==> inputs of job 1093 <==
==> flow/design.v <==
`timescale 1ns / 1ps
module rotator # (
    DATA_WIDTH = 12,
    ANGLE_WIDTH = 16,
    ITERATION = 0,
    TAN_ANGLE = 0
)
(
    input clock, 
    input reset,
    input [1:0] quarter_in,
    input signed [DATA_WIDTH:0] x_in,
    input signed [DATA_WIDTH:0] y_in,
    input signed [ANGLE_WIDTH:0] z_in,
    output [1:0] quarter_out,
    output signed [DATA_WIDTH:0] x_out,
    output signed [DATA_WIDTH:0] y_out,
    output signed [ANGLE_WIDTH:0] z_out
);
    function signed [DATA_WIDTH:0] shift_register(
        input signed [DATA_WIDTH:0] register, 
        input integer n
    );
        integer i;
        begin
            shift_register = register;
            for (i = 0; i < n; i++) begin
                shift_register = {register[DATA_WIDTH], shift_register[DATA_WIDTH:1]};
            end
        end
    endfunction
    logic signed [DATA_WIDTH:0] Xd, Yd;
    assign Xd = shift_register(x_in, ITERATION);
    assign Yd = shift_register(y_in, ITERATION);   
    logic signed [DATA_WIDTH:0] X, Y; 
    logic signed [ANGLE_WIDTH:0] Z; 
    logic [1:0] Q;
    always_ff @(posedge clock) begin
        Q <= quarter_in;
        if (z_in < 0) begin
            X <= x_in + Yd;
            Y <= y_in - Xd;
            Z <= z_in + TAN_ANGLE;
        end
        else begin
            X <= x_in - Yd;
            Y <= y_in + Xd;
            Z <= z_in - TAN_ANGLE;
        end   
    end    
    assign x_out = X;
    assign y_out = Y;
    assign z_out = Z;    
    assign quarter_out = Q;
endmodule
`timescale 1ns / 1ps
module cordic_chain #(
    DATA_WIDTH = 12,
    ANGLE_WIDTH = 16,
    ITERATIONS = 16
)
(
    input clock,
    input reset,
    input [1:0] quarter_in,
    input signed [DATA_WIDTH:0] x_in,
    input signed [DATA_WIDTH:0] y_in,
    input signed [DATA_WIDTH:0] angle_in,
    output signed [DATA_WIDTH:0] x_out,
    output signed [DATA_WIDTH:0] y_out, 
    output [1:0] quarter_out 
 );
    logic [1:0] quarters [ITERATIONS:0];
    logic signed [DATA_WIDTH:0] xs [ITERATIONS:0];
    logic signed [DATA_WIDTH:0] ys [ITERATIONS:0];
    logic signed [ANGLE_WIDTH:0] zs [ITERATIONS:0];   
    assign quarters[0] = quarter_in;
    assign xs[0] = x_in;
    assign ys[0] = y_in;
    assign zs[0] = {1'b0, angle_in[DATA_WIDTH-1:0], 4'b0000};
    function [ANGLE_WIDTH:0] tan_angle; 
        input [3:0] iteration;
        begin
            case (iteration)
            4'b0000: tan_angle = 17'd25736;  
            4'b0001: tan_angle = 17'd15192;  
            4'b0010: tan_angle = 17'd8028;  
            4'b0011: tan_angle = 17'd4074;  
            4'b0100: tan_angle = 17'd2045;  
            4'b0101: tan_angle = 17'd1024;  
            4'b0110: tan_angle = 17'd512;  
            4'b0111: tan_angle = 17'd256;  
            4'b1000: tan_angle = 17'd128;  
            4'b1001: tan_angle = 17'd64;  
            4'b1010: tan_angle = 17'd32;  
            4'b1011: tan_angle = 17'd16;  
            4'b1100: tan_angle = 17'd8;  
            4'b1101: tan_angle = 17'd4;  
            4'b1110: tan_angle = 17'd2;  
            4'b1111: tan_angle = 17'd1;  
            endcase
        end
    endfunction
    genvar i;
    generate 
    for (i = 0; i < ITERATIONS; i++) begin
        rotator # (
            .DATA_WIDTH(DATA_WIDTH),
            .ANGLE_WIDTH(ANGLE_WIDTH),
            .ITERATION(i),
            .TAN_ANGLE(tan_angle(i))
        ) rotator_dut (
            .clock(clock),
            .reset(reset),
            .quarter_in(quarters[i]),
            .x_in(xs[i]),
            .y_in(ys[i]),
            .z_in(zs[i]),
            .quarter_out(quarters[i+1]),
            .x_out(xs[i+1]),
            .y_out(ys[i+1]),
            .z_out(zs[i+1])        
        );   
    end
    endgenerate
    assign x_out = xs[ITERATIONS];
    assign y_out = ys[ITERATIONS];
    assign quarter_out = quarters[ITERATIONS];
endmodule
`timescale 1ns / 1ps
module quarter_selector # (
    DATA_WIDTH = 12
)
(
    input clock, 
    input reset,
    input [1:0] quarter,
    input signed [DATA_WIDTH:0] x_in,
    input signed [DATA_WIDTH:0] y_in,
    output signed [DATA_WIDTH:0] x_out,
    output signed [DATA_WIDTH:0] y_out
);
logic [DATA_WIDTH:0] x_up, x_down;
logic [DATA_WIDTH:0] y_up, y_down;
assign x_up = x_in + 13'h800;
assign x_down = 13'h800 - x_in;
assign y_up = y_in + 13'h800;
assign y_down = 13'h800 - y_in;
logic [DATA_WIDTH:0] X, Y;
always_ff @(posedge clock) begin
    if (reset) begin
        X <= '0;
        Y <= '0;    
    end
    else begin
        case (quarter)
            2'b00: begin
                X <= x_up;
                Y <= y_up; 
            end
            2'b01: begin
                X <= x_down;
                Y <= y_up;                        
            end
            2'b10: begin
                X <= x_down;
                Y <= y_down;                                    
            end
            2'b11: begin
                X <= x_up;
                Y <= y_down;                                               
            end
        endcase    
    end
end
assign x_out = X;
assign y_out = Y;
endmodule
`timescale 1ns / 1ps
module phase_controller # (
    PHASE_WIDTH = 13
) 
(
    input clock, 
    input reset,
    output [PHASE_WIDTH-1:0] phase,
    output [1:0] quadrant   
);
localparam frequence_fraction = 8'd56;
localparam frequence_reverse_fraction = 8'd100 - frequence_fraction;
localparam phase_90 = 13'd3216;
localparam base_step = 2'd1;
localparam extended_step = 2'd2;
typedef enum logic [1:0] {
    QUADRANT_I, 
    QUADRANT_II,
    QUADRANT_III,
    QUADRANT_IV
} quadrant_state;
logic [PHASE_WIDTH-1:0] phase_out;
logic inc_en; 
logic counter_reset;
logic [15:0] counter;
always_ff @(posedge clock) begin
    if (reset) begin
        counter <= '0;
        inc_en <= '0;
    end
    else if (counter_reset) begin
        counter <= '0;
    end
    else begin
        if (counter >= 8'd100) begin
            inc_en <= '1;
            counter <= counter - frequence_reverse_fraction;
        end
        else begin
            inc_en <= '0;
            counter <= counter + frequence_fraction;
        end
    end
end
quadrant_state quadrant_out;
logic [15:0] angle_counter;
assign quadrant = quadrant_out;
assign phase = phase_out;
always_ff @(posedge clock) begin
    if (reset) begin
        quadrant_out <= QUADRANT_I;
        phase_out <= '0;
        angle_counter <= '0;
    end
    else case (quadrant_out)
        QUADRANT_I: begin
            if (angle_counter >= phase_90) begin
                quadrant_out <= QUADRANT_II;
                angle_counter <= '0;                
            end
            else begin
                if (inc_en) begin
                    phase_out <= phase_out + extended_step;
                    angle_counter <= angle_counter + extended_step;
                end
                else begin
                    phase_out <= phase_out + base_step;
                    angle_counter <= angle_counter + base_step;
                end
            end
        end
        QUADRANT_II: begin
            if (angle_counter >= phase_90) begin
                quadrant_out <= QUADRANT_III;
                angle_counter <= '0;                
            end
            else begin
                if (inc_en) begin
                    phase_out <= phase_out - extended_step;
                    angle_counter <= angle_counter + extended_step;
                end
                else begin
                    phase_out <= phase_out - base_step;
                    angle_counter <= angle_counter + base_step;
                end
            end           
        end
        QUADRANT_III: begin
            if (angle_counter >= phase_90) begin
                quadrant_out <= QUADRANT_IV;
                angle_counter <= '0;                
            end
            else begin
                if (inc_en) begin
                    phase_out <= phase_out + extended_step;
                    angle_counter <= angle_counter + extended_step;
                end
                else begin
                    phase_out <= phase_out + base_step;
                    angle_counter <= angle_counter + base_step;
                end
            end        
        end
        QUADRANT_IV: begin
            if (angle_counter >= phase_90) begin
                quadrant_out <= QUADRANT_I;
                angle_counter <= '0;                
            end
            else begin
                if (inc_en) begin
                    phase_out <= phase_out - extended_step;
                    angle_counter <= angle_counter + extended_step;
                end
                else begin
                    phase_out <= phase_out - base_step;
                    angle_counter <= angle_counter + base_step;
                end
            end                                 
        end
    endcase
end
always_ff @(posedge clock) begin
    if (reset) begin
        counter_reset <= '0;
    end
    else if (angle_counter >= phase_90) begin
        counter_reset <= '1;
    end
    else begin
        counter_reset <= '0;
    end
end
endmodule
`timescale 1ns / 1ps
module cordic # (
    DATA_WIDTH = 12
)
(
    input clock,
    input reset,    
    output signed [DATA_WIDTH:0] sine,
    output signed [DATA_WIDTH:0] cosine
);
    localparam A = 16'h04DB;  
    logic [DATA_WIDTH:0] phase;
    logic [1:0] quarter;
    logic signed [DATA_WIDTH:0] x0;
    logic signed [DATA_WIDTH:0] y0;
    assign x0 = A;
    assign y0 = '0;
    phase_controller # (
        .PHASE_WIDTH(13)
    ) phase_controller_dut (
        .clock(clock),
        .reset(reset),
        .phase(phase),
        .quadrant(quarter)
    );
    logic signed [DATA_WIDTH:0] x_out;
    logic signed [DATA_WIDTH:0] y_out;
    logic [1:0] quarter_out;
    cordic_chain # (
        .DATA_WIDTH(12),
        .ANGLE_WIDTH(16),
        .ITERATIONS(16)
    ) cordic_chain_dut (
        .clock(clock),
        .reset(reset),
        .quarter_in(quarter),
        .x_in(x0),
        .y_in(y0),
        .angle_in(phase),        
        .x_out(x_out),
        .y_out(y_out),
        .quarter_out(quarter_out)        
    );
    quarter_selector # (
        .DATA_WIDTH(12)
    ) quarter_selector_dut (
        .clock(clock),
        .reset(reset),
        .quarter(quarter_out),
        .x_in(x_out),
        .y_in(y_out),
        .x_out(cosine),
        .y_out(sine)
    );
endmodule
==> flow/run.sh <==
#!/bin/bash
# the make line also repeats each setting of config.mk as NAME=value (left out here)
make -C /OpenROAD-flow-scripts/flow DESIGN_CONFIG=/design/flow/config.mk WORK_HOME=/design/flow/orfs CLKGATE_MAP_FILE= finish
==> flow/config.mk <==
export PLATFORM = sky130hd
export DESIGN_NAME = cordic
export DESIGN_NICKNAME = cordic
export VERILOG_FILES = /design/flow/design.v
export SDC_FILE = /design/flow/constraint.sdc
export NUM_CORES = 4
export LEC_CHECK = 0
export CAP_MARGIN = 20
export CORE_MARGIN = 2
export CORE_UTILIZATION = 43
export PLACE_DENSITY = 0.6
export SLEW_MARGIN = 20
==> flow/constraint.sdc <==
create_clock -name core_clock -period 3.41 [get_ports {clock}]
set_input_delay 0.6820 -clock core_clock [delete_from_list [all_inputs] [get_ports {clock}]]
set_output_delay 0.6820 -clock core_clock [all_outputs]
set_load 0.01 [all_outputs]
==> job 8639 (differences from job 1093) <==
ABC_AREA = 0   (was default)
CAP_MARGIN = 15   (was 20)
CELL_PAD_IN_SITES_GLOBAL_PLACEMENT = 0   (was default)
CORE_UTILIZATION = 70   (was 43)
CTS_CLUSTER_SIZE = 20   (was default)
GPL_ROUTABILITY_DRIVEN = 1   (was default)
GPL_TIMING_DRIVEN = 1   (was default)
HOLD_SLACK_MARGIN = -0.07   (was default)
MAX_ROUTING_LAYER = met4   (was default)
MIN_ROUTING_LAYER = met1   (was default)
PLACE_DENSITY = 0.64   (was 0.6)
SETUP_SLACK_MARGIN = 0.32   (was default)
==> flow/constraint.sdc (replaced) <==
create_clock -name core_clock -period 2.55 [get_ports {clock}]
set_input_delay 0.5100 -clock core_clock [delete_from_list [all_inputs] [get_ports {clock}]]
set_output_delay 0.5100 -clock core_clock [all_outputs]
set_load 0.01 [all_outputs]
==> job 7419 (differences from job 1093) <==
CORE_UTILIZATION = 40   (was 43)
GPL_TIMING_DRIVEN = 0   (was default)
MIN_ROUTING_LAYER = met2   (was default)
PLACE_DENSITY = default   (was 0.6)
==> flow/constraint.sdc (replaced) <==
create_clock -name core_clock -period 5.0 [get_ports {clock}]
set_input_delay 1.0000 -clock core_clock [delete_from_list [all_inputs] [get_ports {clock}]]
set_output_delay 1.0000 -clock core_clock [all_outputs]
set_load 0.01 [all_outputs]
==> results.txt <==
status: stopped before the end
Failed at: global routing (5_1_grt)
Cells after DPL: 5103
pre-CTS setup slack: -0.107 ns
die y size: 240 um
Resized cells post-CTS: 450
hpwl dp: 59600 um
die width: 240 um
initial core utilization: 0.707
port bufs: 27
Core Region: 55100 sq um
Setup Buffers After CTS: 134
post-place instance area: 42200 sq um
Source of the figures above: job 8639

==> results.txt <==
hpwl dp: 58900 um
post-place instance area: 40700 sq um
Core Region: 89900 sq um
initial core utilization: 0.433
pre-CTS setup slack: 0.338 ns
port bufs: 27
Setup Buffers After CTS: 0
Cells after DPL: 5368
die width: 305 um
status: finished clean
die y size: 305 um
Source of the figures above: job 1093

==> results.txt <==
post-place instance area: 40800 sq um
yosys aoi share: 0.180
Cells after DPL: 5495
initial core utilization: 0.403
Setup Buffers After CTS: 0
hpwl dp: 58500 um
Core Region: 96600 sq um
status: finished clean
Top logic family: adder cells
pre-CTS setup slack: 0.912 ns
cell count of the worst hold path: 0
Reg-to-Reg End: cordic_chain_dut.genblk1[2].rotator_dut.Z[12]
die y size: 316 um
port bufs: 26
Source of the figures above: job 7419

